==> design.v <==
module OneBitAdder (
  input A,
  input B,
  input cin,
  output sum,
  output cout
);
  assign sum = (A ^ B) ^ cin;
  assign cout = ((A ^ B) & cin) | (A & B);
endmodule
module Adder_2_bits (
  input [1:0] bit_1, bit_2,
  input c_in,
  output [1:0] s,
  output c_out
);
  wire c0;  
  OneBitAdder birler (.A(bit_1[0]), .B(bit_2[0]), .cin(c_in), .sum(s[0]), .cout(c0));
  OneBitAdder onlar (.A(bit_1[1]), .B(bit_2[1]), .cin(c0), .sum(s[1]), .cout(c_out));
endmodule
module Adder_4_bits (
  input [3:0] bit_1, bit_2,
  input c_in,
  output [3:0] s,
  output c_out
);
  wire  c0;  
  Adder_2_bits a_2_0 (.bit_1(bit_1[1:0]), .bit_2(bit_2[1:0]), .c_in(c_in), .s(s[1:0]), .c_out(c0));
  Adder_2_bits a_2_1 (.bit_1(bit_1[3:2]), .bit_2(bit_2[3:2]), .c_in(c0), .s(s[3:2]), .c_out(c_out));
endmodule
module Adder_8_bits (
  input [7:0] bit_1, bit_2,
  input c_in,
  output [7:0] s,
  output c_out
);
  wire  c0;  
  Adder_4_bits a_4_0 (.bit_1(bit_1[3:0]), .bit_2(bit_2[3:0]), .c_in(c_in), .s(s[3:0]), .c_out(c0));
  Adder_4_bits a_4_1 (.bit_1(bit_1[7:4]), .bit_2(bit_2[7:4]), .c_in(c0), .s(s[7:4]), .c_out(c_out));
endmodule
  module Adder_10_bits(
  input [9:0] bit_1,bit_2, 
  input c_in,
  output [9:0] s,
  output c_out
);
 wire  c0;  
   Adder_8_bits a_8 (.bit_1(bit_1[7:0]), .bit_2(bit_2[7:0]), .c_in(c_in), .s(s[7:0]), .c_out(c0));
   Adder_2_bits a_2 (.bit_1(bit_1[9:8]), .bit_2(bit_2[9:8]), .c_in(c0), .s(s[9:8]), .c_out(c_out));
endmodule
module Adder_16_bits (
  input [15:0] bit_1, bit_2,
  input c_in,
  output [15:0] s,
  output c_out
);
  wire  c0;  
  Adder_8_bits a_8_0 (.bit_1(bit_1[7:0]), .bit_2(bit_2[7:0]), .c_in(c_in), .s(s[7:0]), .c_out(c0));
  Adder_8_bits a_8_1 (.bit_1(bit_1[15:8]), .bit_2(bit_2[15:8]), .c_in(c0), .s(s[15:8]), .c_out(c_out));
endmodule
module Adder_18_bits (
  input [17:0] bit_1, bit_2,
  input c_in,
  output [17:0] s,
  output c_out
);
  wire  c0;  
  Adder_16_bits a_16 (.bit_1(bit_1[15:0]), .bit_2(bit_2[15:0]), .c_in(c_in), .s(s[15:0]), .c_out(c0));
  Adder_2_bits a_2 (.bit_1(bit_1[17:16]), .bit_2(bit_2[17:16]), .c_in(c0), .s(s[17:16]), .c_out(c_out));
endmodule
module ExtendValue (
  input [0:5] inp,
  output reg [0:17] out
);
  always @* begin
    out[12:17] = inp[0:5];
    if (inp[0] == 1'b0)
      out[0:11] = 12'b0;
    else
      out[0:11] = 12'hfff;
  end
endmodule
module Mux_Alu (
  input  [1:0] whichalu,
  input  [17:0] input_0, input_1, input_2, input_3,
  output reg [17:0] out
);
    always @ (input_0 or input_1 or input_2 or input_3 or whichalu)
    begin
	out=input_0;
	if(whichalu== 2'b01)
	   out=input_1;
	if(whichalu== 2'b10)
	   out=input_2;
	if(whichalu== 2'b11)
	   out=input_3;
    end
endmodule
module Mux_18bit (
  input wire select,
  input wire [17:0] input_1,  
  input wire [17:0] input_2,  
  output reg [17:0] out  
);
    always @ (select or input_1 or input_2)
    begin
        if (select == 1'b0)
            out = input_1;
        else
            out = input_2;
    end
endmodule
module aluselect (
    input wire [17:0] R1,
    input wire [17:0] R2,
    input wire [1:0] alu_op_type,
    output wire [17:0] result,
    output wire cout
);
    wire [17:0] add_result, and_result, nand_result, nor_result;
    Adder_18_bits adder (.bit_1(R1), .bit_2(R2), .c_in(1'b0), .s(add_result), .c_out(cout));
    assign and_result = R1 & R2;
    assign nand_result = ~(R1 & R2);
    assign nor_result = ~(R1 | R2);
    Mux_Alu m1 (
        .whichalu(alu_op_type),
        .input_0(add_result),
        .input_1(and_result),
        .input_2(nand_result),
        .input_3(nor_result),
        .out(result)
    );
endmodule
module Regfile (
  input [0:4] select_register, reg_1, reg_2,
  input [0:17] data,
  input clck, reset_enable, write_enable, clear,
  output reg [0:17] read_reg_1_value,
  output reg [0:17] read_reg_2_value
);
  reg [0:17] registers [0:15];  
  integer i;
  always @(posedge clck or posedge reset_enable) begin
    if (reset_enable) begin
      for (i = 0; i < 16; i = i + 1) begin
        registers[i] <= 18'b0;
      end
    end
    else if (clear) begin
      for (i = 0; i < 16; i = i + 1) begin
        registers[i] <= 18'b0;
      end
    end
    else if (write_enable) begin
      registers[select_register[1:4]] <= data;
    end
  end
  always @(posedge clck) begin
    read_reg_1_value <= registers[reg_1[1:4]];
    read_reg_2_value <= registers[reg_2[1:4]];
  end
endmodule
module ProgramCounter (
  input wire clk,
  input wire rst,
  input wire is_jump,
  input wire pc_enable,
  input wire next,
  input wire [9:0] address_input,
  output reg [9:0] current_address
);
  always @(posedge clk or posedge rst) begin
    if (rst) begin
      current_address <= 10'b0;
    end else begin
      if (is_jump) begin
        current_address <= current_address+address_input;
      end else if (pc_enable && next) begin
        current_address <= current_address + 1;
      end
    end
  end
endmodule
module cpu18 (
  input  wire        clk,
  input  wire        rst,
  output wire [9:0]  imem_addr,
  input  wire [17:0] imem_rdata,
  output wire [9:0]  dmem_addr,
  output wire [17:0] dmem_wdata,
  output wire        dmem_we,
  input  wire [17:0] dmem_rdata,
  output wire        halt
);
  localparam S_FETCH  = 2'd0;
  localparam S_DECODE = 2'd1;
  localparam S_EXEC   = 2'd2;
  localparam S_HALT   = 2'd3;
  reg  [1:0]  state;
  reg  [17:0] ir;
  reg         zf, cf;
  wire [9:0]  pc;
  wire [3:0] opcode = ir[17:14];
  wire [3:0] f_dst  = ir[13:10];
  wire [3:0] f_src1 = ir[9:6];
  wire [3:0] f_src2 = ir[3:0];
  wire [5:0] f_imm  = ir[5:0];
  wire [9:0] f_addr = ir[9:0];
  wire is_alu = (opcode[3:2] == 2'b00);           
  wire is_imm = (opcode[3:1] == 3'b010);          
  wire is_ld  = (opcode == 4'b0110);
  wire is_st  = (opcode == 4'b0111);
  wire is_cmp = (opcode == 4'b1000);
  wire is_jmp = (opcode >= 4'b1001) && (opcode <= 4'b1110);
  wire is_rst = (opcode == 4'b1111);
  reg taken;
  always @* begin
    case (opcode)
      4'b1001: taken = 1'b1;           
      4'b1010: taken = zf;             
      4'b1011: taken = ~zf & ~cf;      
      4'b1100: taken = cf;             
      4'b1101: taken = ~cf;            
      4'b1110: taken = cf | zf;        
      default: taken = 1'b0;
    endcase
  end
  wire exec = (state == S_EXEC);
  wire [17:0] rv1, rv2, wb_data;
  wire [3:0]  rsel1 = is_st ? f_dst : f_src1;
  Regfile regs (
    .select_register({1'b0, f_dst}),
    .reg_1({1'b0, rsel1}),
    .reg_2({1'b0, f_src2}),
    .data(wb_data),
    .clck(clk),
    .reset_enable(rst),
    .write_enable(exec & (is_alu | is_imm | is_ld)),
    .clear(exec & is_rst),
    .read_reg_1_value(rv1),
    .read_reg_2_value(rv2)
  );
  wire [17:0] imm_ext, alu_b, alu_y;
  wire        alu_cout;
  ExtendValue ext (.inp(f_imm), .out(imm_ext));
  Mux_18bit   opb (.select(is_imm), .input_1(rv2), .input_2(imm_ext), .out(alu_b));
  aluselect   alu (.R1(rv1), .R2(alu_b), .alu_op_type(opcode[1:0]), .result(alu_y), .cout(alu_cout));
  Mux_18bit   wbm (.select(is_ld), .input_1(alu_y), .input_2(dmem_rdata), .out(wb_data));
  wire do_jump = exec & is_jmp & taken;
  ProgramCounter pcr (
    .clk(clk),
    .rst(rst),
    .is_jump(do_jump),
    .pc_enable(exec),
    .next(1'b1),
    .address_input(f_addr),
    .current_address(pc)
  );
  always @(posedge clk or posedge rst) begin
    if (rst) begin
      state <= S_FETCH;
      ir    <= 18'b0;
      zf    <= 1'b0;
      cf    <= 1'b0;
    end else begin
      case (state)
        S_FETCH: begin
          ir    <= imem_rdata;
          state <= S_DECODE;
        end
        S_DECODE: state <= S_EXEC;
        S_EXEC: begin
          if (is_cmp) begin
            zf <= (rv1 == rv2);
            cf <= (rv1 < rv2);
          end else if (is_rst) begin
            zf <= 1'b0;
            cf <= 1'b0;
          end
          if (do_jump && f_addr == 10'd0)
            state <= S_HALT;
          else
            state <= S_FETCH;
        end
        default: state <= S_HALT;
      endcase
    end
  end
  assign imem_addr  = pc;
  assign dmem_addr  = f_addr;
  assign dmem_wdata = rv1;
  assign dmem_we    = exec & is_st;
  assign halt       = (state == S_HALT);
endmodule
==> run.sh <==
#!/bin/bash
# the make line also repeats each setting of config.mk as NAME=value (left out here)
make -C /OpenROAD-flow-scripts/flow DESIGN_CONFIG=/design/flow/config.mk WORK_HOME=/design/flow/orfs CLKGATE_MAP_FILE= finish
==> config.mk <==
export PLATFORM = sky130hd
export DESIGN_NAME = cpu18
export DESIGN_NICKNAME = cpu18
export VERILOG_FILES = /design/flow/design.v
export SDC_FILE = /design/flow/constraint.sdc
export NUM_CORES = 4
export LEC_CHECK = 0
export ABC_AREA = 1
export CAP_MARGIN = 20
export CORE_MARGIN = 2
export CORE_UTILIZATION = 71
export SLEW_MARGIN = 20
==> constraint.sdc <==
create_clock -name core_clock -period 6.45 [get_ports {clk}]
set_input_delay 1.2900 -clock core_clock [delete_from_list [all_inputs] [get_ports {clk}]]
set_output_delay 1.2900 -clock core_clock [all_outputs]
set_load 0.01 [all_outputs]
==> results of run 1 <==
-- cell type report --
cell class | count | area [µm²] | area share, %
Timing Repair Buffer | 172 | 1580 | 6.87
Clock buffer | 58 | 1140 | 4.95
Sequential cell | 358 | 8780 | 38.1
Antenna cell | 2 | 5.00 | 0.0217
Multi-Input combinational cell | 1935 | 10100 | 43.9
Inverter | 219 | 828 | 3.60
Tap cell | 378 | 473 | 2.05
Clock inverter | 12 | 115 | 0.500
-- timing repair --
item | 4_1_cts | 5_1_grt
pin swaps | 3 | 15
buffers inserted | 5 | 6
setup endpoints to repair | 96 | 97
gates resized | 92 | 38
gates cloned | 4 | 0
-- routing by layer --
layer,routed length [µm],share of wire [%]
met5,43,0.060
met4,5470,7.6
met3,11800,16
met2,30300,42
met1,24400,34
-- per-stage QoR --
stage / total power, mW / setup TNS [ps]
6_report: 4.54 / -97140
3_3_place_gp: 2.35 / -70330
4_1_cts: 4.53 / -85230
5_1_grt: 4.63 / -112970
3_5_place_dp: 2.35 / -82580
2_1_floorplan: 2.32 / -63980
==> flow_summary.yaml, run 1 <==
# flow metrics
sta:
  whs_ps: 350
  period_needed_ps: 8030
  hold_viol_final: 0
  finalClockPeriodUsage_pct: 125
  finalWorstSetupSlack_ps: -1580
  tightest_slew_ps: 1240
  setup_viol: 96
  skew_ps: 18.4
  max_slew_margin_pct: 17.0
  max_freq_mhz: 124
  rsz0062_at_grt: "true"
  slew_viol_final: 0
worst_setup_path:
  critPathLaunchType: "flip-flop"
  path_buffers: 4
  slowest_stage: "dfrtp_2"
  cp.arrival_ps: 8420
  crit_path_end: "regs.registers[15][0]"
  rrSetupSlack_ps: -1580
  critical_path_class: "flip-flop to flip-flop"
  critPathMaxFanout: 8
  required_ps: 6830
  startpoint: "ir[17]"
  ff2ff_path_depth: 31
  r2r_end: "regs.registers[15][0]"
  cp_top_family: "adder cells"
  cp_slowest_stage_delay_ps: 410
  r2r_start: "ir[17]"
  endpoint_kind: "flip-flop"
  cp.depth: 31
  cpMostUsedCell: "fa_2"
min_path:
  min_path_cells: 0
  hold_path_class: "flip-flop to flip-flop"
  min_to: "state[1]"
  min_from: "state[2]"
route:
  via_per_inst: 6.60
  first_pass_iters: 7
  drt-initial-drc-count: 3551
  wl_um: 72100
  drc: 0
  antenna_left: 0
  wl_per_cell_um: 23.0
  vias: 20700
logic_synthesis:
  ys_cells: 2696
  fp_nets: 2814
  synth-edff-count: 0
  postSynth.asyncResetShare_pct: 89.9
  common_cells: "819 x nand2_1, 355 x o21ai_0, 339 x nand3_1, 321 x dfrtp_1, 215 x inv_1"
  avgSynthCellArea_um2: 7.51
  flop_cell: "dfrtp_1"
  synth_cell_types: 41
  netlist_instances: 2696
  ys_seq_share_pct: 43.4
  synth_top_area_share_pct: 39.7
  topCombFamilyByArea: "simple AND/OR/NAND/NOR gates"
  synth-adder-area-share_pct: 5.58
  simple_gate_share_pct: 28.4
  synth_area_um2: 20200
  ys_area_um2: 20200
  top_area_cell: "dfrtp_1"
  most_common_cell: "nand2_1"
  yosys_register_bits: 358
  xor_share_pct: 0.130
  synthMuxAreaShare_pct: 0
  ys_top_cells_by_area: "dfrtp_1 40%, nand2_1 15%, o21ai_0 8.8%"
  yosysWarningCount: 7
  ys_sh_aoi_pct: 13.8
power:
  p_int_mw: 3.57
  p_clk_mw: 2.23
  pwr-share-comb_pct: 1.5
  power-top-group: "sequential cells"
  p_per_area_nw_per_um2: 197
  powerComb_mw: 0.0672
  switching_share_pct: 21.4
  vdd_ir_drop_max_mv: 0.220
  netSwitchingPower_mw: 0.969
  share_seq_of_total_power_pct: 49.4
  p_leak_nw: 11.5
  pg_seq_mw: 2.24
  clock_power_share_pct: 49.1
floorplanning:
  num_rows: 61
  core-area_um2: 27900
  fp_util_pct: 72.5
  fp.dieH_um: 173
  die_w_um: 173
  top_level_ports: 78
  die_area_um2: 29900
placement:
  post-place-ws_ps: -1480
  numPortBuffers: 77
  dp_cells: 3048
  placed_cell_area_um2: 21300
  hpwl_um: 41400
  place_congestion: 0.950
outcome:
  so_faults: "setup timing"
  status: "complete, but fails checks"
grt:
  grt_pass1_vias: 19700
  globalRouteOverflowTotal: 0
  met2_usage_pct: 70.7
  track_usage_pct: 47.6
  grt_pass1_wl_um: 110000
  grt.met3_usage_pct: 19.0
  met1_usage_pct: 58.6
  top_usage_layer: "met2"
  grt_max_degree: 156
  antenna_found_initial: 4
clocking:
  cts_num_sinks: 358
  cts_made_buffers: 38
  cts_max_level: 2
  clockBufferDepth: 3
  cts_tree: "built"
  cts-root-buf: "clkbuf_16"
  clock_latency_ps: 540
  hold_buffers: 0
  clk_pin_slew_worst_paths_ps: 70
cells_and_area:
  fill_cells: 1811
  final_nets: 2842
  final_util_pct: 82.4
  design_area_um2: 23000
  finalNonFillerCells: 3134
  syn2layout_area_growth_pct: 13.8
run:
  warnings: 71
  max-cap-violations: 0
==> inputs of run 2 (changes only) <==
CORE_UTILIZATION = 72   (was 71)
CTS_CLUSTER_DIAMETER = 26   (was default)
PLACE_DENSITY = 0.64   (was default)
SETUP_SLACK_MARGIN = 1.42   (was default)
clock period = 4.86 ns   (was 6.45 ns; I/O delays follow)
==> run 2 against run 1 <==
Still fails the layout checks on setup timing. Fmax shrank 6.7%. Sequential share of layout area decreased by 3.6 points. Wire length is 26% higher. Die size fell by 1.4%. Highest routed layer unchanged.
==> flow_summary.yaml, run 2 <==
# flow metrics
power:
  powerComb_mw: 0.0970
  p_per_area_nw_per_um2: 369
  vdd_ir_drop_max_mv: 0.369
  p_leak_nw: 12.6
  pg_seq_mw: 2.98
  switching_share_pct: 22.8
  p_clk_mw: 6.31
  clock_power_share_pct: 67.2
  total_power_mw: 9.39
  pwr-share-comb_pct: 1.0
  p_int_mw: 7.26
  power-top-group: "the clock network"
  share_seq_of_total_power_pct: 31.8
  netSwitchingPower_mw: 2.14
worst_setup_path:
  r2r_start: "ir[17]"
  required_ps: 5350
  cpMostUsedCell: "fa_2"
  cp_slowest_stage_delay_ps: 520
  rrSetupSlack_ps: -3750
  path_buffers: 4
  cp.arrival_ps: 9100
  critPathLaunchType: "flip-flop"
  r2r_end: "regs.registers[15][1]"
  cp.depth: 28
  ff2ff_path_depth: 28
  crit_path_end: "regs.registers[15][1]"
  startpoint: "ir[17]"
  critical_path_class: "flip-flop to flip-flop"
  cp_top_family: "adder cells"
  critPathMaxFanout: 8
  slowest_stage: "fa_2"
  endpoint_kind: "flip-flop"
logic_synthesis:
  ys_cells: 2696
  topCombFamilyByArea: "simple AND/OR/NAND/NOR gates"
  simple_gate_share_pct: 28.4
  top_area_cell: "dfrtp_1"
  synth-edff-count: 0
  flop_cell: "dfrtp_1"
  avgSynthCellArea_um2: 7.51
  most_common_cell: "nand2_1"
  postSynth.asyncResetShare_pct: 89.9
  ys_top_cells_by_area: "dfrtp_1 40%, nand2_1 15%, o21ai_0 8.8%"
  synthMuxAreaShare_pct: 0
  synth_top_area_share_pct: 39.7
  yosysWarningCount: 7
  netlist_instances: 2696
  fp_nets: 2814
  yosys_register_bits: 358
  synth_cell_types: 41
  common_cells: "819 x nand2_1, 355 x o21ai_0, 339 x nand3_1, 321 x dfrtp_1, 215 x inv_1"
  synth-adder-area-share_pct: 5.58
  synth_area_um2: 20200
  ys_seq_share_pct: 43.4
  ys_sh_aoi_pct: 13.8
  ys_area_um2: 20200
  xor_share_pct: 0.130
route:
  first_pass_iters: 22
  vias: 24000
  wl_per_cell_um: 27.9
  drt-initial-drc-count: 5896
  wl_um: 90900
  via_per_inst: 7.36
  antenna_left: 0
  drc: 0
sta:
  hold_viol_final: 0
  finalClockPeriodUsage_pct: 177
  whs_ps: 380
  rsz0062_at_grt: "true"
  finalWorstSetupSlack_ps: -3750
  setup_viol: 164
  skew_ps: 75.4
  period_needed_ps: 8610
  max_freq_mhz: 116
  max_slew_margin_pct: 18.3
  slew_viol_final: 0
  fin_tns_setup_ps: -311960
  tightest_slew_ps: 1220
min_path:
  hold_path_class: "flip-flop to flip-flop"
  min_to: "state[1]"
  min_path_cells: 0
  min_from: "state[2]"
cells_and_area:
  fill_cells: 1135
  design_area_um2: 25400
  final_nets: 2922
  logic_area_um2: 10200
  finalNonFillerCells: 3262
  syn2layout_area_growth_pct: 25.6
  flop_area_um2: 8780
  final_util_pct: 91.8
clocking:
  clk_pin_slew_worst_paths_ps: 60
  cts_tree: "built"
  clock_latency_ps: 660
  clockBufferDepth: 3
  hold_buffers: 0
  cts-root-buf: "clkbuf_16"
  cts_num_sinks: 358
  cts_max_level: 3
  cts_made_buffers: 84
run:
  warnings: 70
  max-cap-violations: 0
grt:
  track_usage_pct: 58.8
  globalRouteOverflowTotal: 0
  antenna_found_initial: 15
  grt_pass1_vias: 23100
  grt_max_degree: 115
  grt_pass1_wl_um: 128000
placement:
  numPortBuffers: 77
  post-place-ws_ps: -2980
  placed_cell_area_um2: 21600
  dp_cells: 3077
  place_congestion: 0.923
  hpwl_um: 41500
floorplanning:
  fp_util_pct: 73.1
  die_w_um: 172
  num_rows: 61
  fp.dieH_um: 172
  core-area_um2: 27700
  die_area_um2: 29500
  top_level_ports: 78
outcome:
  so_faults: "setup timing"
  status: "complete, but fails checks"
## run 2: cell type report
| type | count | share of cell area (%) |
|---|---|---|
| inverter | 219 | 3.26 |
| multi-input combinational | 1935 | 40.0 |
| clock buffer | 105 | 9.13 |
| tap | 378 | 1.86 |
| clock inverter | 53 | 3.37 |
| timing repair buffer | 206 | 7.73 |
| antenna | 8 | 0.0787 |
| sequential | 358 | 34.5 |
## run 2: what timing repair did
action,in CTS,in global routing
setup endpoints to repair,246,287
buffers inserted,8,5
hold endpoints to repair,0,0
cloned,5,1
pin swaps,8,11
gates resized,100,76
## run 2: layer usage
layer | GRT usage (%) | vias up | part of all wire [%]
li1 | - | 9126 | -
met1 | 65.8 | 10800 | 30
met3 | 32.5 | 1155 | 19
met4 | 48.8 | 26 | 11
met2 | 81.2 | 2911 | 40
met5 | 3.65 | - | 0.57
==> inputs of run 3 (changes only) <==
ABC_AREA = 0   (was 1)
CAP_MARGIN = 0   (was 20)
CELL_PAD_IN_SITES_GLOBAL_PLACEMENT = 3   (was default)
CORE_ASPECT_RATIO = 0.54   (was default)
CORE_UTILIZATION = 44   (was 72)
CTS_CLUSTER_DIAMETER = default   (was 26)
GPL_ROUTABILITY_DRIVEN = 0   (was default)
GPL_TIMING_DRIVEN = 1   (was default)
HOLD_SLACK_MARGIN = -0.08   (was default)
MIN_ROUTING_LAYER = met1   (was default)
PLACE_DENSITY = 0.89   (was 0.64)
SETUP_SLACK_MARGIN = default   (was 1.42)
SLEW_MARGIN = 35   (was 20)
TNS_END_PERCENT = 80   (was default)
clock period = 14.1 ns   (was 4.86 ns; I/O delays follow)
==> run 3 against run 2 <==
The run now finishes clean. Critical path depth shrank 3. Sequential share of layout area grew 2.0 points. Global-route usage shrank 23 points. Critical path type unchanged. Largest power group is now sequential cells. Highest routed layer unchanged.
==> flow_summary.yaml, run 3 <==
# flow metrics
logic_synthesis:
  ys_sh_aoi_pct: 18.1
  most_common_cell: "dfrtp_1"
  topCombFamilyByArea: "multiplexers"
  ys_top_cells_by_area: "dfrtp_1 38%, mux2_2 17%, a22oi_1 3.9%"
  yosysWarningCount: 7
  yosys_register_bits: 358
  postSynth.asyncResetShare_pct: 89.9
  synthMuxAreaShare_pct: 20.2
  netlist_instances: 1942
  ys_cells: 1942
  simple_gate_share_pct: 9.03
  fp_nets: 2060
  xor_share_pct: 0.205
  ys_seq_share_pct: 41.1
  synth-adder-area-share_pct: 5.29
  synth_area_um2: 21400
  common_cells: "321 x dfrtp_1, 319 x mux2_2, 112 x a22oi_1, 108 x nor2_1, 75 x a21oi_1"
  synth_cell_types: 85
  ys_area_um2: 21400
  avgSynthCellArea_um2: 11.0
  synth_top_area_share_pct: 37.6
  top_area_cell: "dfrtp_1"
  synth-edff-count: 0
  flop_cell: "dfrtp_1"
min_path:
  min_from: "state[2]"
  min_path_cells: 0
  hold_path_class: "flip-flop to flip-flop"
  min_to: "state[1]"
power:
  netSwitchingPower_mw: 0.488
  pwr-share-comb_pct: 2.1
  power-top-group: "sequential cells"
  share_seq_of_total_power_pct: 50.4
  p_int_mw: 1.59
  pg_seq_mw: 1.05
  clock_power_share_pct: 47.5
  switching_share_pct: 23.4
  vdd_ir_drop_max_mv: 0.0716
  p_clk_mw: 0.988
  p_per_area_nw_per_um2: 86.6
  p_leak_nw: 10.3
  powerComb_mw: 0.0444
route:
  wl_per_cell_um: 34.7
  drt-initial-drc-count: 2815
  first_pass_iters: 8
  via_per_inst: 6.87
  drc: 0
  vias: 18000
  antenna_left: 0
  wl_um: 91000
grt:
  grt_pass1_wl_um: 129000
  grt_pass1_vias: 17200
  grt_max_degree: 163
  track_usage_pct: 35.5
  globalRouteOverflowTotal: 0
  antenna_found_initial: 2
worst_setup_path:
  crit_path_end: "regs.registers[11][1]"
  r2r_start: "ir[16]"
  cp_top_family: "adder cells"
  critical_path_class: "flip-flop to flip-flop"
  cpMostUsedCell: "fa_1"
  startpoint: "ir[16]"
  critPathLaunchType: "flip-flop"
  r2r_end: "regs.registers[11][1]"
  cp_slowest_stage_delay_ps: 730
  required_ps: 14590
  slowest_stage: "or3b_2"
  cp.arrival_ps: 11120
  ff2ff_path_depth: 25
  cp.depth: 25
  path_buffers: 1
  critPathMaxFanout: 21
  rrSetupSlack_ps: 3470
  endpoint_kind: "flip-flop"
clocking:
  cts-root-buf: "clkbuf_16"
  cts_made_buffers: 36
  cts_setup_buffers: 0
  clockBufferDepth: 3
  cts_tree: "built"
  cts_max_level: 2
  clock_latency_ps: 560
  cts_resized: 0
  hold_buffers: 0
  cts_num_sinks: 358
  clk_pin_slew_worst_paths_ps: 70
placement:
  hpwl_um: 59400
  numPortBuffers: 77
sta:
  skew_ps: 29.1
  max_slew_margin_pct: 27.4
  fin_tns_setup_ps: 0
  tightest_slew_ps: 1080
  period_needed_ps: 10630
  hold_viol_final: 0
  setup_viol: 0
  rsz0062_at_grt: "false"
  slew_viol_final: 0
  max_freq_mhz: 94.0
  whs_ps: 358
  finalClockPeriodUsage_pct: 75.4
floorplanning:
  die_area_um2: 50400
  fp.dieH_um: 166
  fp_util_pct: 44.4
  core-area_um2: 48100
  top_level_ports: 78
  num_rows: 59
  die_w_um: 304
cells_and_area:
  final_nets: 2074
  final_util_pct: 50.0
  fill_cells: 4368
  syn2layout_area_growth_pct: 12.5
outcome:
  status: "timing/DRC/antenna clean"
run:
  warnings: 63
  max-cap-violations: 0
-- run 3: final cells by class --
class                           instances  area (µm²)  share of cell area (%)
Multi-Input combinational cell       1337       11600                    48.2
Sequential cell                       358        8790                    36.6
Timing Repair Buffer                  152        1440                    6.01
Clock buffer                           54        1050                    4.37
Tap cell                              640         801                    3.33
Inverter                               71         274                    1.14
Clock inverter                         11        95.1                   0.396
Antenna cell                            1        2.50                  0.0104
-- run 3: through the flow --
step,total power [mW],setup WS (ps),instance area (µm²),cells
finish,2.08,3470,24000,2624
global route,2.13,2960,24000,2623
CTS,2.08,3470,23900,2621
detailed placement,1.11,3520,22800,2556
global placement,1.11,3410,22500,2550
floorplan,1.09,2370,21400,1942
-- run 3: per-layer routing --
metal  vias up  part of all wire [%]  GRT usage (%)
met1      9134                    43           52.5
met3       260                    15           14.3
met2      1371                    38           46.2
met5         -                 0.031          0.465
li1       7256                     -              -
met4         4                   3.9           11.9
==> inputs of run 4 (changes only) <==
ABC_AREA = 1   (was 0)
CAP_MARGIN = 20   (was 0)
CELL_PAD_IN_SITES_DETAIL_PLACEMENT = 0   (was default)
CELL_PAD_IN_SITES_GLOBAL_PLACEMENT = 0   (was 3)
CORE_ASPECT_RATIO = 1.01   (was 0.54)
CORE_UTILIZATION = 72   (was 44)
CTS_CLUSTER_DIAMETER = 270   (was default)
GPL_ROUTABILITY_DRIVEN = default   (was 0)
HOLD_SLACK_MARGIN = default   (was -0.08)
MAX_ROUTING_LAYER = met4   (was default)
MIN_ROUTING_LAYER = default   (was met1)
PLACE_DENSITY = 0.73   (was 0.89)
SETUP_SLACK_MARGIN = 1.21   (was default)
SLEW_MARGIN = 20   (was 35)
TNS_END_PERCENT = default   (was 80)
clock period = 6.63 ns   (was 14.1 ns; I/O delays follow)
==> run 4 against run 3 <==
The layout now fails its checks (setup timing). Via count is 15% higher. Global-route usage grew 14 points. Critical endpoint is now regs.registers[9][0]. Sequential power rose by 110%. Largest power group unchanged. Count of clock-buffer cells in the layout is 4 higher. Register-to-register slack lost 4500 ps. Power increased by 110%.
==> flow_summary.yaml, run 4 <==
# flow metrics
outcome:
  status: "complete, but fails checks"
  so_faults: "setup timing"
sta:
  skew_ps: 24.2
  setup_viol: 64
  tightest_slew_ps: 1300
  max_freq_mhz: 130
  period_needed_ps: 7680
  fin_tns_setup_ps: -54280
  finalWorstSetupSlack_ps: -1050
  rsz0062_at_grt: "true"
  slew_viol_final: 0
  max_slew_margin_pct: 13.3
  finalClockPeriodUsage_pct: 116
  hold_viol_final: 0
route:
  vias: 20700
  via_per_inst: 6.60
  first_pass_iters: 7
  drc: 0
  antenna_left: 0
  wl_um: 71200
  wl_per_cell_um: 22.7
  drt-initial-drc-count: 3572
logic_synthesis:
  synth-edff-count: 0
  synthMuxAreaShare_pct: 0
  simple_gate_share_pct: 28.4
  ys_area_um2: 20200
  most_common_cell: "nand2_1"
  flop_cell: "dfrtp_1"
  common_cells: "819 x nand2_1, 355 x o21ai_0, 339 x nand3_1, 321 x dfrtp_1, 215 x inv_1"
  netlist_instances: 2696
  synth_top_area_share_pct: 39.7
  topCombFamilyByArea: "simple AND/OR/NAND/NOR gates"
  synth-adder-area-share_pct: 5.58
  ys_seq_share_pct: 43.4
  ys_sh_aoi_pct: 13.8
  synth_cell_types: 41
  ys_top_cells_by_area: "dfrtp_1 40%, nand2_1 15%, o21ai_0 8.8%"
  ys_cells: 2696
  yosys_register_bits: 358
  top_area_cell: "dfrtp_1"
  avgSynthCellArea_um2: 7.51
  synth_area_um2: 20200
  yosysWarningCount: 7
  fp_nets: 2814
  xor_share_pct: 0.130
  postSynth.asyncResetShare_pct: 89.9
worst_setup_path:
  cp_slowest_stage_delay_ps: 410
  slowest_stage: "dfrtp_2"
  rrSetupSlack_ps: -1050
  cpMostUsedCell: "fa_2"
  cp_top_family: "adder cells"
  r2r_end: "regs.registers[9][0]"
  ff2ff_path_depth: 31
  cp.arrival_ps: 8140
  startpoint: "ir[17]"
  critPathMaxFanout: 16
  critPathLaunchType: "flip-flop"
  endpoint_kind: "flip-flop"
  path_buffers: 4
  critical_path_class: "flip-flop to flip-flop"
  crit_path_end: "regs.registers[9][0]"
  r2r_start: "ir[17]"
  cp.depth: 31
  required_ps: 7080
power:
  netSwitchingPower_mw: 0.956
  switching_share_pct: 21.8
  clock_power_share_pct: 48.8
  p_clk_mw: 2.14
  power-top-group: "sequential cells"
  vdd_ir_drop_max_mv: 0.231
  p_per_area_nw_per_um2: 190
  pg_seq_mw: 2.18
  p_leak_nw: 11.5
  pwr-share-comb_pct: 1.5
  powerComb_mw: 0.0673
  share_seq_of_total_power_pct: 49.7
  total_power_mw: 4.39
  p_int_mw: 3.43
clocking:
  hold_buffers: 0
  cts_made_buffers: 39
  clockBufferDepth: 3
  cts_max_level: 2
  cts_num_sinks: 358
  cts-root-buf: "clkbuf_16"
  cts_tree: "built"
  clk_pin_slew_worst_paths_ps: 70
  clock_latency_ps: 550
floorplanning:
  die_area_um2: 29500
  num_rows: 61
  top_level_ports: 78
  core-area_um2: 27600
  fp.dieH_um: 172
  die_w_um: 171
  fp_util_pct: 73.3
cells_and_area:
  design_area_um2: 23100
  final_nets: 2841
  syn2layout_area_growth_pct: 13.9
placement:
  hpwl_um: 40600
  place_congestion: 0.968
  numPortBuffers: 77
  placed_cell_area_um2: 21300
run:
  warnings: 68
  max-cap-violations: 0
grt:
  grt_pass1_vias: 19500
  grt_max_degree: 129
  antenna_found_initial: 6
  grt_pass1_wl_um: 107000
  globalRouteOverflowTotal: 0
  track_usage_pct: 49.8
min_path:
  min_to: "state[1]"
  min_from: "state[2]"
  hold_path_class: "flip-flop to flip-flop"
  min_path_cells: 0
## run 4: per-stage QoR
stage                     cells  util (%)  hold WS (ps)  setup slack [ps]
after CTS                  3123      82.5           347             -1050
after floorplan            2696         -           331              -992
after global placement     3046      77.1           337             -1060
after global routing       3136      83.4           359             -1200
after detailed placement   3047      77.2           338             -1190
final                      3137      83.4           347             -1050
## run 4: repair_timing
action	4_1_cts	5_1_grt
gates cloned	3	2
gates resized	81	71
setup buffers	3	2
endpoints found under the setup margin	144	145
pin swaps	13	7
## run 4: layout make-up
class	instances	area [µm²]
inverter	219	828
tap	378	473
antenna	7	17.5
timing repair buffer	171	1680
fill	1783	4570
sequential	358	8780
clock buffer	58	1100
multi-input combinational	1934	10000
clock inverter	12	136
## run 4: layer usage
layer  global-route usage (%)  up-vias  part of all wire (%)
met5                        -        -                     0
li1                         -     8920                     -
met4                     31.1        0                   7.4
met1                     60.2     9484                    34
met2                     71.9     1801                    42
met3                     17.3      498                    17
==> inputs of run 5 (changes only) <==
ABC_AREA = default   (was 1)
CAP_MARGIN = 15   (was 20)
CELL_PAD_IN_SITES_DETAIL_PLACEMENT = 1   (was 0)
CELL_PAD_IN_SITES_GLOBAL_PLACEMENT = 3   (was 0)
CORE_ASPECT_RATIO = 1.74   (was 1.01)
CORE_UTILIZATION = 50   (was 72)
CTS_CLUSTER_DIAMETER = 147   (was 270)
GPL_ROUTABILITY_DRIVEN = 0   (was default)
GPL_TIMING_DRIVEN = default   (was 1)
MAX_ROUTING_LAYER = met5   (was met4)
MIN_ROUTING_LAYER = met1   (was default)
PLACE_DENSITY = default   (was 0.73)
PLACE_DENSITY_LB_ADDON = 0.26   (was default)
SETUP_SLACK_MARGIN = default   (was 1.21)
TNS_END_PERCENT = 95   (was default)
clock period = 9.05 ns   (was 6.63 ns; I/O delays follow)
==> run 5 against run 4 <==
The run now finishes clean. First-iteration DRC count fell by 42%. Wire length rose by 30%. Combinational power rose by 3.3%.
==> flow_summary.yaml, run 5 <==
# flow metrics
grt:
  grt_pass1_vias: 19300
  antenna_found_initial: 6
  globalRouteOverflowTotal: 0
  grt_pass1_wl_um: 133000
  track_usage_pct: 41.5
  grt_max_degree: 178
worst_setup_path:
  endpoint_kind: "flip-flop"
  cp.depth: 26
  ff2ff_path_depth: 26
  r2r_start: "ir[15]"
  critPathMaxFanout: 16
  cpMostUsedCell: "fa_2"
  cp_top_family: "adder cells"
  required_ps: 9530
  critPathLaunchType: "flip-flop"
  path_buffers: 2
  cp_slowest_stage_delay_ps: 440
  cp.arrival_ps: 9190
  r2r_end: "regs.registers[3][1]"
  critical_path_class: "flip-flop to flip-flop"
  startpoint: "ir[15]"
  rrSetupSlack_ps: 340
  crit_path_end: "regs.registers[3][1]"
  slowest_stage: "fa_1"
route:
  first_pass_iters: 8
  wl_um: 92800
  wl_per_cell_um: 36.4
  drt-initial-drc-count: 2055
  drc: 0
  antenna_cells: 0
  via_per_inst: 7.13
  antenna_left: 0
  vias: 18200
logic_synthesis:
  synthMuxAreaShare_pct: 20.2
  yosys_register_bits: 358
  most_common_cell: "dfrtp_1"
  yosysWarningCount: 7
  ys_sh_aoi_pct: 18.1
  postSynth.asyncResetShare_pct: 89.9
  synth_cell_types: 85
  ys_top_cells_by_area: "dfrtp_1 38%, mux2_2 17%, a22oi_1 3.9%"
  fp_nets: 2060
  synth_area_um2: 21400
  common_cells: "321 x dfrtp_1, 319 x mux2_2, 112 x a22oi_1, 108 x nor2_1, 75 x a21oi_1"
  netlist_instances: 1942
  topCombFamilyByArea: "multiplexers"
  xor_share_pct: 0.205
  simple_gate_share_pct: 9.03
  synth-adder-area-share_pct: 5.29
  synth_top_area_share_pct: 37.6
  flop_cell: "dfrtp_1"
  ys_area_um2: 21400
  ys_cells: 1942
  synth-edff-count: 0
  ys_seq_share_pct: 41.1
  avgSynthCellArea_um2: 11.0
  top_area_cell: "dfrtp_1"
power:
  clock_power_share_pct: 48.9
  p_int_mw: 2.59
  powerComb_mw: 0.0695
  p_per_area_nw_per_um2: 139
  pwr-share-comb_pct: 2.1
  netSwitchingPower_mw: 0.743
  total_power_mw: 3.33
  switching_share_pct: 22.3
  p_clk_mw: 1.63
  vdd_ir_drop_max_mv: 0.143
  share_seq_of_total_power_pct: 49.0
  power-top-group: "sequential cells"
  p_leak_nw: 10.3
  pg_seq_mw: 1.63
floorplanning:
  die_w_um: 161
  top_level_ports: 78
  fp_util_pct: 50.8
  num_rows: 99
  fp.dieH_um: 277
  die_area_um2: 44400
  core-area_um2: 42000
placement:
  hpwl_um: 61800
  numPortBuffers: 77
sta:
  max_slew_margin_pct: 11.5
  setup_viol: 0
  tightest_slew_ps: 1330
  period_needed_ps: 8710
  finalClockPeriodUsage_pct: 96.3
  hold_viol_final: 0
  max_freq_mhz: 115
  whs_ps: 378
  skew_ps: 20.0
  rsz0062_at_grt: "false"
  slew_viol_final: 0
clocking:
  cts_tree: "built"
  clockBufferDepth: 3
  cts_setup_buffers: 0
  clock_latency_ps: 560
  cts_made_buffers: 38
  cts_resized: 1
  clk_pin_slew_worst_paths_ps: 70
  cts-root-buf: "clkbuf_16"
  cts_max_level: 2
  cts_num_sinks: 358
  hold_buffers: 0
run:
  warnings: 63
  max-cap-violations: 0
cells_and_area:
  final_nets: 2085
  fill_cells: 4314
  syn2layout_area_growth_pct: 12.3
  final_util_pct: 57.1
  flop_area_um2: 8780
  logic_area_um2: 11500
min_path:
  min_path_cells: 0
  min_to: "state[1]"
  hold_path_class: "flip-flop to flip-flop"
  min_from: "state[2]"
outcome:
  status: "timing/DRC/antenna clean"
[run 5: stage by stage]
step	instances	setup WS [ps]	area [µm²]	TNS, ps
2_1_floorplan	1942	77.8	21400	0
3_3_place_gp	2479	11.8	22500	0
3_5_place_dp	2480	-96.4	22600	-1320
4_1_cts	2549	261	23800	0
5_1_grt	2551	60.4	24000	0
6_report	2551	336	24000	0
[run 5: cell type report]
class	count	area share [%]
timing repair buffer	161	6.15
clock buffer	59	4.84
sequential	358	36.6
tap	555	2.90
clock inverter	10	0.470
multi-input combinational	1337	47.9
inverter	71	1.13
[run 5: per-layer routing]
layer	up-vias	share of wire, %	GRT usage [%]
met4	4	11	35.3
met1	9258	34	46.7
met3	497	9.2	9.21
met2	1169	46	66.4
li1	7269	-	-
met5	-	0.028	0
==> inputs of run 6 (changes only) <==
CAP_MARGIN = 10   (was 15)
CELL_PAD_IN_SITES_DETAIL_PLACEMENT = 2   (was 1)
CELL_PAD_IN_SITES_GLOBAL_PLACEMENT = default   (was 3)
CORE_ASPECT_RATIO = 1.96   (was 1.74)
CORE_MARGIN = 6   (was 2)
CORE_UTILIZATION = 40   (was 50)
CTS_CLUSTER_DIAMETER = default   (was 147)
GPL_TIMING_DRIVEN = 1   (was default)
MAX_ROUTING_LAYER = met4   (was met5)
PLACE_DENSITY_LB_ADDON = 0.23   (was 0.26)
SLEW_MARGIN = 30   (was 20)
TNS_END_PERCENT = default   (was 95)
clock period = 10.6 ns   (was 9.05 ns; I/O delays follow)
==> run 6 against run 5 <==
Now fails the layout checks on capacitance limit, slew limit, setup timing. Register-to-register slack worse by 800 ps. Sequential power is 14% lower. Non-clock buffer count is 2 higher. Power is 13% lower. Sequential cell count stayed put. Worst setup slack worse by 800 ps. Fmax is 21% lower. Critical path depth is 1 higher. Critical path type unchanged. Count of clock-buffer cells in the layout is 16 lower. Clock power is about 10% lower. Wire length is 50% higher. Core utilization is 11 points lower.
==> flow_summary.yaml, run 6 <==
# flow metrics
outcome:
  status: "complete, but fails checks"
  so_faults: "capacitance limit, slew limit, setup timing"
power:
  vdd_ir_drop_max_mv: 0.0787
  power-top-group: "the clock network"
  netSwitchingPower_mw: 0.725
  pg_seq_mw: 1.40
  p_int_mw: 2.19
  p_per_area_nw_per_um2: 120
  pwr-share-comb_pct: 2.4
  share_seq_of_total_power_pct: 48.1
  switching_share_pct: 24.9
  clock_power_share_pct: 49.5
  powerComb_mw: 0.0709
  total_power_mw: 2.91
  p_leak_nw: 10.4
  p_clk_mw: 1.44
clocking:
  cts_setup_buffers: 0
  cts_tree: "built"
  hold_buffers: 0
  clock_latency_ps: 590
  cts-root-buf: "clkbuf_16"
  cts_num_sinks: 358
  cts_max_level: 2
  cts_resized: 0
  clk_pin_slew_worst_paths_ps: 80
  clockBufferDepth: 3
  cts_made_buffers: 35
sta:
  finalClockPeriodUsage_pct: 104
  skew_ps: 35.2
  whs_ps: 394
  max_freq_mhz: 90.4
  hold_viol_final: 0
  tightest_slew_ps: 2150
  fin_tns_setup_ps: -12070
  setup_viol: 32
  max_slew_margin_pct: -43.4
  period_needed_ps: 11070
  slew_viol_final: 6
  finalWorstSetupSlack_ps: -467
floorplanning:
  num_rows: 118
  core-area_um2: 52700
  fp_util_pct: 40.5
  fp.dieH_um: 335
  die_area_um2: 59400
  die_w_um: 177
  top_level_ports: 78
grt:
  grt_pass1_wl_um: 171000
  track_usage_pct: 41.5
  grt_pass1_vias: 22300
  globalRouteOverflowTotal: 0
  grt_max_degree: 149
  antenna_found_initial: 10
logic_synthesis:
  postSynth.asyncResetShare_pct: 89.9
  topCombFamilyByArea: "multiplexers"
  ys_sh_aoi_pct: 18.1
  avgSynthCellArea_um2: 11.0
  synth-edff-count: 0
  synth_top_area_share_pct: 37.6
  common_cells: "321 x dfrtp_1, 319 x mux2_2, 112 x a22oi_1, 108 x nor2_1, 75 x a21oi_1"
  synthMuxAreaShare_pct: 20.2
  synth_cell_types: 85
  synth_area_um2: 21400
  ys_cells: 1942
  synth-adder-area-share_pct: 5.29
  ys_area_um2: 21400
  fp_nets: 2060
  netlist_instances: 1942
  yosys_register_bits: 358
  xor_share_pct: 0.205
  ys_seq_share_pct: 41.1
  ys_top_cells_by_area: "dfrtp_1 38%, mux2_2 17%, a22oi_1 3.9%"
  flop_cell: "dfrtp_1"
  top_area_cell: "dfrtp_1"
  simple_gate_share_pct: 9.03
  yosysWarningCount: 7
  most_common_cell: "dfrtp_1"
cells_and_area:
  finalNonFillerCells: 2684
  final_nets: 2084
  design_area_um2: 24400
  syn2layout_area_growth_pct: 14.1
  final_util_pct: 46.2
min_path:
  min_to: "state[1]"
  hold_path_class: "flip-flop to flip-flop"
  min_from: "state[2]"
  min_path_cells: 0
route:
  vias: 21700
  drt-initial-drc-count: 3492
  drc: 0
  first_pass_iters: 10
  wl_per_cell_um: 51.8
  antenna_left: 0
  via_per_inst: 8.08
  wl_um: 139000
worst_setup_path:
  endpoint_kind: "flip-flop"
  required_ps: 11120
  r2r_end: "regs.registers[13][0]"
  startpoint: "ir[15]"
  r2r_start: "ir[15]"
  cp.depth: 27
  crit_path_end: "regs.registers[13][0]"
  rrSetupSlack_ps: -470
  critPathLaunchType: "flip-flop"
  cp_slowest_stage_delay_ps: 570
  critical_path_class: "flip-flop to flip-flop"
  slowest_stage: "a21oi_1"
  path_buffers: 2
  cp.arrival_ps: 11590
  cpMostUsedCell: "fa_1"
  cp_top_family: "adder cells"
  critPathMaxFanout: 11
  ff2ff_path_depth: 27
placement:
  hpwl_um: 73300
  post-place-ws_ps: 456
  numPortBuffers: 77
  placed_cell_area_um2: 22900
  dp_cells: 2584
run:
  max-cap-violations: 2
  warnings: 64
==> run 6: per-layer routing <==
metal / GRT usage [%] / up-vias / part of all wire (%)
li1: - / 7318 / -
met1: 40.1 / 10500 / 30
met2: 62.9 / 2495 / 42
met3: 14.7 / 1418 / 14
met4: 40.8 / 0 / 14
met5: - / - / 0
==> run 6: final cells by class <==
class	instances	area, µm²
antenna	36	90.1
clock buffer	43	978
tap	660	826
sequential	358	8780
multi-input combinational	1337	11600
inverter	71	270
fill	5129	28400
timing repair buffer	163	1630
clock inverter	16	220
==> inputs of run 7 (changes only) <==
CELL_PAD_IN_SITES_DETAIL_PLACEMENT = default   (was 2)
CORE_ASPECT_RATIO = default   (was 1.96)
CORE_MARGIN = 3   (was 6)
CORE_UTILIZATION = 54   (was 40)
GPL_TIMING_DRIVEN = 0   (was 1)
HOLD_SLACK_MARGIN = -0.02   (was default)
MAX_ROUTING_LAYER = default   (was met4)
MIN_ROUTING_LAYER = met2   (was met1)
PLACE_DENSITY_LB_ADDON = default   (was 0.23)
SLEW_MARGIN = 20   (was 30)
TNS_END_PERCENT = 80   (was default)
clock period = 6.97 ns   (was 10.6 ns; I/O delays follow)
==> run 7 against run 6 <==
The flow now stops in global routing (5_1_grt). Die size is 29% lower. Area after synthesis stayed put. Synthesized cell count stayed put.
==> flow_summary.yaml, run 7 <==
# implementation run metrics
outcome:
  status: "did not finish"
  stop_stage: "global routing (5_1_grt)"
  stop_error: "[ERROR GRT-0116] Global routing finished with congestion. Check the congestion regions in the DRC Viewer."
placement:
  post-place-ws_ps: -2960
  placed_cell_area_um2: 23200
  numPortBuffers: 77
  hpwl_um: 62200
logic_synthesis:
  common_cells: "321 x dfrtp_1, 319 x mux2_2, 112 x a22oi_1, 108 x nor2_1, 75 x a21oi_1"
  topCombFamilyByArea: "multiplexers"
  synth_cell_types: 85
  synth_top_area_share_pct: 37.6
  synth-adder-area-share_pct: 5.29
  synth_area_um2: 21400
  yosysWarningCount: 7
  fp_nets: 2060
  ys_cells: 1942
  xor_share_pct: 0.205
  top_area_cell: "dfrtp_1"
  avgSynthCellArea_um2: 11.0
  flop_cell: "dfrtp_1"
  ys_top_cells_by_area: "dfrtp_1 38%, mux2_2 17%, a22oi_1 3.9%"
  ys_seq_share_pct: 41.1
  synthMuxAreaShare_pct: 20.2
  ys_sh_aoi_pct: 18.1
  postSynth.asyncResetShare_pct: 89.9
  simple_gate_share_pct: 9.03
  ys_area_um2: 21400
  netlist_instances: 1942
  most_common_cell: "dfrtp_1"
  synth-edff-count: 0
  yosys_register_bits: 358
floorplanning:
  core-area_um2: 38800
  fp.dieH_um: 205
  fp_util_pct: 55.0
  num_rows: 72
  die_area_um2: 42000
  die_w_um: 205
  top_level_ports: 78
grt:
  globalRouteOverflowTotal: 22
  track_usage_pct: 72.9
clocking:
  cts_max_level: 2
  cts-root-buf: "clkbuf_16"
  clockBufferDepth: 3
  cts_num_sinks: 358
  cts_made_buffers: 40
run 7: layer usage:
layer,GRT usage (%),overflow
met5,59.5,2
met4,54.8,0
met3,81.1,20
met2,76.8,0
met1,-,-
run 7: what timing repair did:
| item | in CTS |
|---|---|
| hold buffers | 0 |
| gates cloned | 5 |
| setup endpoints to repair | 154 |
| pin swaps | 17 |
| resized | 88 |
| setup buffers | 18 |
run 7: per-stage QoR:
stage | TNS [ps] | cells | hold WS (ps) | util [%]
after floorplan | -81770 | 1942 | 331 | -
after global placement | -528510 | 2537 | 338 | 59.0
after detailed placement | -259240 | 2549 | 343 | 59.7
after CTS | -95920 | 2638 | 356 | 64.6
==> inputs of run 8 (changes only) <==
CELL_PAD_IN_SITES_DETAIL_PLACEMENT = 2   (was default)
CORE_ASPECT_RATIO = 1.96   (was default)
CORE_MARGIN = 6   (was 3)
CORE_UTILIZATION = 40   (was 54)
CTS_CLUSTER_SIZE = 31   (was default)
GPL_TIMING_DRIVEN = 1   (was 0)
HOLD_SLACK_MARGIN = default   (was -0.02)
MAX_ROUTING_LAYER = met4   (was default)
MIN_ROUTING_LAYER = met1   (was met2)
SLEW_MARGIN = 30   (was 20)
TNS_END_PERCENT = default   (was 80)
clock period = 6.11 ns   (was 6.97 ns; I/O delays follow)
==> run 8 against run 7 <==
Now fails the layout checks on setup timing. Area after synthesis did not move. Die size increased by 42%. Synthesized cell count unchanged.
==> flow_summary.yaml, run 8 <==
# flow metrics
outcome:
  status: "complete, but fails checks"
  so_faults: "setup timing"
logic_synthesis:
  synth_area_um2: 21400
  ys_cells: 1942
  synth-adder-area-share_pct: 5.29
  ys_sh_aoi_pct: 18.1
  ys_top_cells_by_area: "dfrtp_1 38%, mux2_2 17%, a22oi_1 3.9%"
  ys_seq_share_pct: 41.1
  avgSynthCellArea_um2: 11.0
  topCombFamilyByArea: "multiplexers"
  yosys_register_bits: 358
  simple_gate_share_pct: 9.03
  synth-edff-count: 0
  flop_cell: "dfrtp_1"
  top_area_cell: "dfrtp_1"
  postSynth.asyncResetShare_pct: 89.9
  common_cells: "321 x dfrtp_1, 319 x mux2_2, 112 x a22oi_1, 108 x nor2_1, 75 x a21oi_1"
  netlist_instances: 1942
  most_common_cell: "dfrtp_1"
  synth_top_area_share_pct: 37.6
  synthMuxAreaShare_pct: 20.2
  fp_nets: 2060
  xor_share_pct: 0.205
  synth_cell_types: 85
  ys_area_um2: 21400
  yosysWarningCount: 7
route:
  wl_per_cell_um: 57.5
  vias: 23800
  top_layer: "met4"
  first_pass_iters: 15
  wl_um: 158000
  via_per_inst: 8.69
  wl_met2_um: 64600
  drt-initial-drc-count: 5284
  wl_met1_um: 46600
  dr_wl_met3_um: 24300
  antenna_left: 0
  drc: 0
sta:
  skew_ps: 34.5
  max_slew_margin_pct: 5.24
  rsz0062_at_grt: "true"
  period_needed_ps: 9280
  finalClockPeriodUsage_pct: 152
  finalWorstSetupSlack_ps: -3170
  slew_viol_final: 0
  hold_viol_final: 0
  tightest_slew_ps: 1420
  max_freq_mhz: 108
  setup_viol: 144
  whs_ps: 472
worst_setup_path:
  critPathLaunchType: "flip-flop"
  rrSetupSlack_ps: -3170
  crit_path_end: "regs.registers[10][0]"
  cp.depth: 29
  startpoint: "ir[17]"
  r2r_end: "regs.registers[10][0]"
  cp_top_family: "adder cells"
  r2r_start: "ir[17]"
  required_ps: 6660
  critPathMaxFanout: 19
  endpoint_kind: "flip-flop"
  cp.arrival_ps: 9830
  path_buffers: 5
  cpMostUsedCell: "fa_2"
  ff2ff_path_depth: 29
  slowest_stage: "a21oi_4"
  cp_slowest_stage_delay_ps: 480
  critical_path_class: "flip-flop to flip-flop"
power:
  pg_seq_mw: 2.43
  p_leak_nw: 10.8
  pwr-share-comb_pct: 2.6
  share_seq_of_total_power_pct: 48.5
  netSwitchingPower_mw: 1.35
  power-top-group: "the clock network"
  powerComb_mw: 0.130
  p_int_mw: 3.67
  vdd_ir_drop_max_mv: 0.187
  p_clk_mw: 2.45
  p_per_area_nw_per_um2: 201
  switching_share_pct: 26.8
  clock_power_share_pct: 48.9
placement:
  post-place-ws_ps: -2510
  hpwl_um: 74500
  numPortBuffers: 77
  dp_cells: 2616
min_path:
  hold_path_class: "flip-flop to flip-flop"
  min_path_cells: 0
  min_to: "state[1]"
  min_from: "state[2]"
cells_and_area:
  fill_cells: 5089
  final_nets: 2126
  finalNonFillerCells: 2742
  syn2layout_area_growth_pct: 17.0
  final_util_pct: 47.4
grt:
  globalRouteOverflowTotal: 0
  grt_pass1_vias: 23400
  antenna_found_initial: 28
  grt_max_degree: 137
  grt_pass1_wl_um: 194000
  track_usage_pct: 47.9
clocking:
  cts_made_buffers: 34
  clk_pin_slew_worst_paths_ps: 90
  cts_tree: "built"
  clock_latency_ps: 640
  cts_max_level: 2
  cts_num_sinks: 358
  clockBufferDepth: 3
  cts-root-buf: "clkbuf_16"
  hold_buffers: 0
run:
  warnings: 71
  max-cap-violations: 0
floorplanning:
  core-area_um2: 52700
  top_level_ports: 78
  fp.dieH_um: 335
  num_rows: 118
  fp_util_pct: 40.5
  die_w_um: 177
  die_area_um2: 59400
## run 8: area by class of cell
cell class	instances	area [µm²]	share of cell area [%]
Timing Repair Buffer	206	2000	8.02
Inverter	71	270	1.08
Multi-Input combinational cell	1337	11900	47.5
Clock inverter	11	151	0.606
Antenna cell	48	120	0.481
Clock buffer	51	955	3.82
Sequential cell	358	8780	35.2
Tap cell	660	826	3.31
## run 8: timing repair
item | CTS | global route
setup endpoints to repair | 144 | 144
pin swaps | 3 | 2
resized | 16 | 27
gates cloned | 1 | 1
buffers inserted | 4 | 3
## run 8: metal layers
layer | up-vias | GRT usage [%]
li1 | 7425 | -
met1 | 11400 | 46.1
met2 | 3237 | 69.7
met3 | 1727 | 24.1
met4 | 0 | 43.2
met5 | - | -
## run 8: stage by stage
step	TNS (ps)	area (µm²)	power (mW)
5_1_grt	-250140	25000	5.03
2_1_floorplan	-174860	21600	2.52
3_5_place_dp	-186530	23300	2.58
3_3_place_gp	-154330	23100	2.57
6_report	-253270	25000	5.02
4_1_cts	-194530	24500	4.84
==> inputs of run 9 (changes only) <==
CAP_MARGIN = 15   (was 10)
CORE_ASPECT_RATIO = 0.86   (was 1.96)
CORE_MARGIN = 2   (was 6)
CORE_UTILIZATION = 56   (was 40)
CTS_CLUSTER_DIAMETER = 48   (was default)
CTS_CLUSTER_SIZE = default   (was 31)
GPL_ROUTABILITY_DRIVEN = 1   (was 0)
GPL_TIMING_DRIVEN = default   (was 1)
MIN_ROUTING_LAYER = default   (was met1)
PLACE_DENSITY = 0.64   (was default)
SETUP_SLACK_MARGIN = 0.77   (was default)
SLEW_MARGIN = 20   (was 30)
clock period = 5.51 ns   (was 6.11 ns; I/O delays follow)
==> run 9 against run 8 <==
The flow now stops in detailed placement (3_5_place_dp). Area after synthesis unchanged. Synthesized cell count is the same. Die size shrank 33%.
==> flow_summary.yaml, run 9 <==
# implementation run metrics
outcome:
  status: "did not finish"
  stop_stage: "detailed placement (3_5_place_dp)"
  stop_error: "[ERROR DPL-0033] detailed placement checks failed during check placement."
placement:
  numPortBuffers: 77
  place_congestion: 1.01
logic_synthesis:
  ys_seq_share_pct: 41.1
  flop_cell: "dfrtp_1"
  avgSynthCellArea_um2: 11.0
  synth_cell_types: 85
  postSynth.asyncResetShare_pct: 89.9
  xor_share_pct: 0.205
  fp_nets: 2060
  ys_sh_aoi_pct: 18.1
  ys_area_um2: 21400
  ys_top_cells_by_area: "dfrtp_1 38%, mux2_2 17%, a22oi_1 3.9%"
  simple_gate_share_pct: 9.03
  synth_top_area_share_pct: 37.6
  ys_cells: 1942
  yosysWarningCount: 7
  synthMuxAreaShare_pct: 20.2
  netlist_instances: 1942
  common_cells: "321 x dfrtp_1, 319 x mux2_2, 112 x a22oi_1, 108 x nor2_1, 75 x a21oi_1"
  synth-adder-area-share_pct: 5.29
  yosys_register_bits: 358
  synth-edff-count: 0
  topCombFamilyByArea: "multiplexers"
  synth_area_um2: 21400
  top_area_cell: "dfrtp_1"
  most_common_cell: "dfrtp_1"
floorplanning:
  core-area_um2: 37700
  fp_util_pct: 56.6
  die_area_um2: 39700
  top_level_ports: 78
  fp.dieH_um: 185
  die_w_um: 215
  num_rows: 66
run 9: stage by stage:
stage	cells	hold slack (ps)
floorplan	1942	331
global placement	2473	333
==> inputs of run 10 (changes only) <==
CAP_MARGIN = 10   (was 15)
CELL_PAD_IN_SITES_DETAIL_PLACEMENT = 0   (was 2)
CELL_PAD_IN_SITES_GLOBAL_PLACEMENT = 2   (was default)
CORE_ASPECT_RATIO = default   (was 0.86)
CORE_MARGIN = 3   (was 2)
CORE_UTILIZATION = 55   (was 56)
CTS_CLUSTER_DIAMETER = default   (was 48)
CTS_CLUSTER_SIZE = 72   (was default)
GPL_ROUTABILITY_DRIVEN = 0   (was 1)
GPL_TIMING_DRIVEN = 1   (was default)
HOLD_SLACK_MARGIN = -0.02   (was default)
MIN_ROUTING_LAYER = met2   (was default)
PLACE_DENSITY = default   (was 0.64)
SETUP_SLACK_MARGIN = 0.8   (was 0.77)
SLEW_MARGIN = 15   (was 20)
TNS_END_PERCENT = 45   (was default)
clock period = 5.17 ns   (was 5.51 ns; I/O delays follow)
==> run 10 against run 9 <==
The run fails in global routing (5_1_grt). Area after synthesis stayed put. Die size increased by 3.8%. Synthesized cell count stayed put.
==> flow_summary.yaml, run 10 <==
# implementation run metrics
logic_synthesis:
  flop_cell: "dfrtp_1"
  common_cells: "321 x dfrtp_1, 319 x mux2_2, 112 x a22oi_1, 108 x nor2_1, 75 x a21oi_1"
  ys_sh_aoi_pct: 18.1
  synth_cell_types: 85
  xor_share_pct: 0.205
  yosysWarningCount: 7
  avgSynthCellArea_um2: 11.0
  top_area_cell: "dfrtp_1"
  ys_top_cells_by_area: "dfrtp_1 38%, mux2_2 17%, a22oi_1 3.9%"
  synthMuxAreaShare_pct: 20.2
  topCombFamilyByArea: "multiplexers"
  ys_area_um2: 21400
  synth-adder-area-share_pct: 5.29
  netlist_instances: 1942
  synth_top_area_share_pct: 37.6
  synth-edff-count: 0
  most_common_cell: "dfrtp_1"
  yosys_register_bits: 358
  synth_area_um2: 21400
  ys_seq_share_pct: 41.1
  fp_nets: 2060
  simple_gate_share_pct: 9.03
  ys_cells: 1942
  postSynth.asyncResetShare_pct: 89.9
floorplanning:
  fp.dieH_um: 203
  die_area_um2: 41200
  num_rows: 71
  core-area_um2: 37900
  die_w_um: 203
  fp_util_pct: 56.3
  top_level_ports: 78
clocking:
  cts-root-buf: "clkbuf_16"
  cts_max_level: 2
  cts_made_buffers: 42
  hold_buffers: 0
  cts_num_sinks: 358
  clockBufferDepth: 3
placement:
  numPortBuffers: 77
  hpwl_um: 54100
  placed_cell_area_um2: 22900
grt:
  track_usage_pct: 72.6
  globalRouteOverflowTotal: 4
outcome:
  stop_stage: "global routing (5_1_grt)"
  stop_error: "[ERROR GRT-0116] Global routing finished with congestion. Check the congestion regions in the DRC Viewer."
  status: "did not finish"
## run 10: repair_timing
| item | 4_1_cts |
|---|---|
| gates cloned | 3 |
| endpoints found under the hold margin | 0 |
| pin swaps | 8 |
| endpoints found under the setup margin | 208 |
| buffers inserted | 2 |
| gates resized | 36 |
## run 10: metrics by stage
stage	std cells	worst slack, ps
after floorplan	1942	-3310
after global placement	2471	-2950
after detailed placement	2471	-3070
after CTS	2552	-3060
## run 10: per-layer routing
| metal | overflow | global-route usage (%) |
|---|---|---|
| met3 | 4 | 80.3 |
| met4 | 0 | 52.2 |
| met1 | - | - |
| met5 | - | - |
| met2 | 0 | 76.8 |
==> inputs of run 11 (changes only) <==
CELL_PAD_IN_SITES_DETAIL_PLACEMENT = 2   (was 0)
CELL_PAD_IN_SITES_GLOBAL_PLACEMENT = default   (was 2)
CORE_ASPECT_RATIO = 1.96   (was default)
CORE_MARGIN = 6   (was 3)
CORE_UTILIZATION = 40   (was 55)
CTS_CLUSTER_SIZE = default   (was 72)
GPL_TIMING_DRIVEN = 0   (was 1)
HOLD_SLACK_MARGIN = default   (was -0.02)
MIN_ROUTING_LAYER = met1   (was met2)
PLACE_DENSITY_LB_ADDON = 0.23   (was default)
SETUP_SLACK_MARGIN = default   (was 0.8)
SLEW_MARGIN = 20   (was 15)
TNS_END_PERCENT = default   (was 45)
clock period = 9.0 ns   (was 5.17 ns; I/O delays follow)
==> run 11 against run 10 <==
Synthesized cell count stayed put. The run again fails in global routing (5_1_grt). Area after synthesis stayed put. Die size is 44% higher.
==> flow_summary.yaml, run 11 <==
# implementation run metrics
clocking:
  hold_buffers: 0
  clockBufferDepth: 3
  cts-root-buf: "clkbuf_16"
  cts_max_level: 2
  cts_num_sinks: 358
  cts_made_buffers: 34
logic_synthesis:
  xor_share_pct: 0.205
  yosysWarningCount: 7
  flop_cell: "dfrtp_1"
  synth_top_area_share_pct: 37.6
  most_common_cell: "dfrtp_1"
  netlist_instances: 1942
  synthMuxAreaShare_pct: 20.2
  synth_cell_types: 85
  common_cells: "321 x dfrtp_1, 319 x mux2_2, 112 x a22oi_1, 108 x nor2_1, 75 x a21oi_1"
  postSynth.asyncResetShare_pct: 89.9
  ys_area_um2: 21400
  synth_area_um2: 21400
  ys_seq_share_pct: 41.1
  synth-edff-count: 0
  avgSynthCellArea_um2: 11.0
  top_area_cell: "dfrtp_1"
  ys_sh_aoi_pct: 18.1
  topCombFamilyByArea: "multiplexers"
  fp_nets: 2060
  synth-adder-area-share_pct: 5.29
  yosys_register_bits: 358
  ys_cells: 1942
  simple_gate_share_pct: 9.03
  ys_top_cells_by_area: "dfrtp_1 38%, mux2_2 17%, a22oi_1 3.9%"
placement:
  numPortBuffers: 77
  hpwl_um: 86800
  placed_cell_area_um2: 23300
  dp_cells: 2694
floorplanning:
  num_rows: 118
  die_w_um: 177
  core-area_um2: 52700
  fp.dieH_um: 335
  fp_util_pct: 40.5
  top_level_ports: 78
  die_area_um2: 59400
outcome:
  stop_stage: "global routing (5_1_grt)"
  status: "did not finish"
run 11: stage by stage:
step	setup WS [ps]	hold WS (ps)	total power [mW]
after detailed placement	-1540	343	1.76
after floorplan	27.8	331	1.71
after global placement	-1390	344	1.74
after CTS	-14.9	369	3.39
run 11: repair_timing:
item	4_1_cts
setup buffers	7
endpoints found under the setup margin	90
pin swaps	20
cloned	2
resized	37
Power figures rest on the tool's default switching activity, not on a simulated workload.
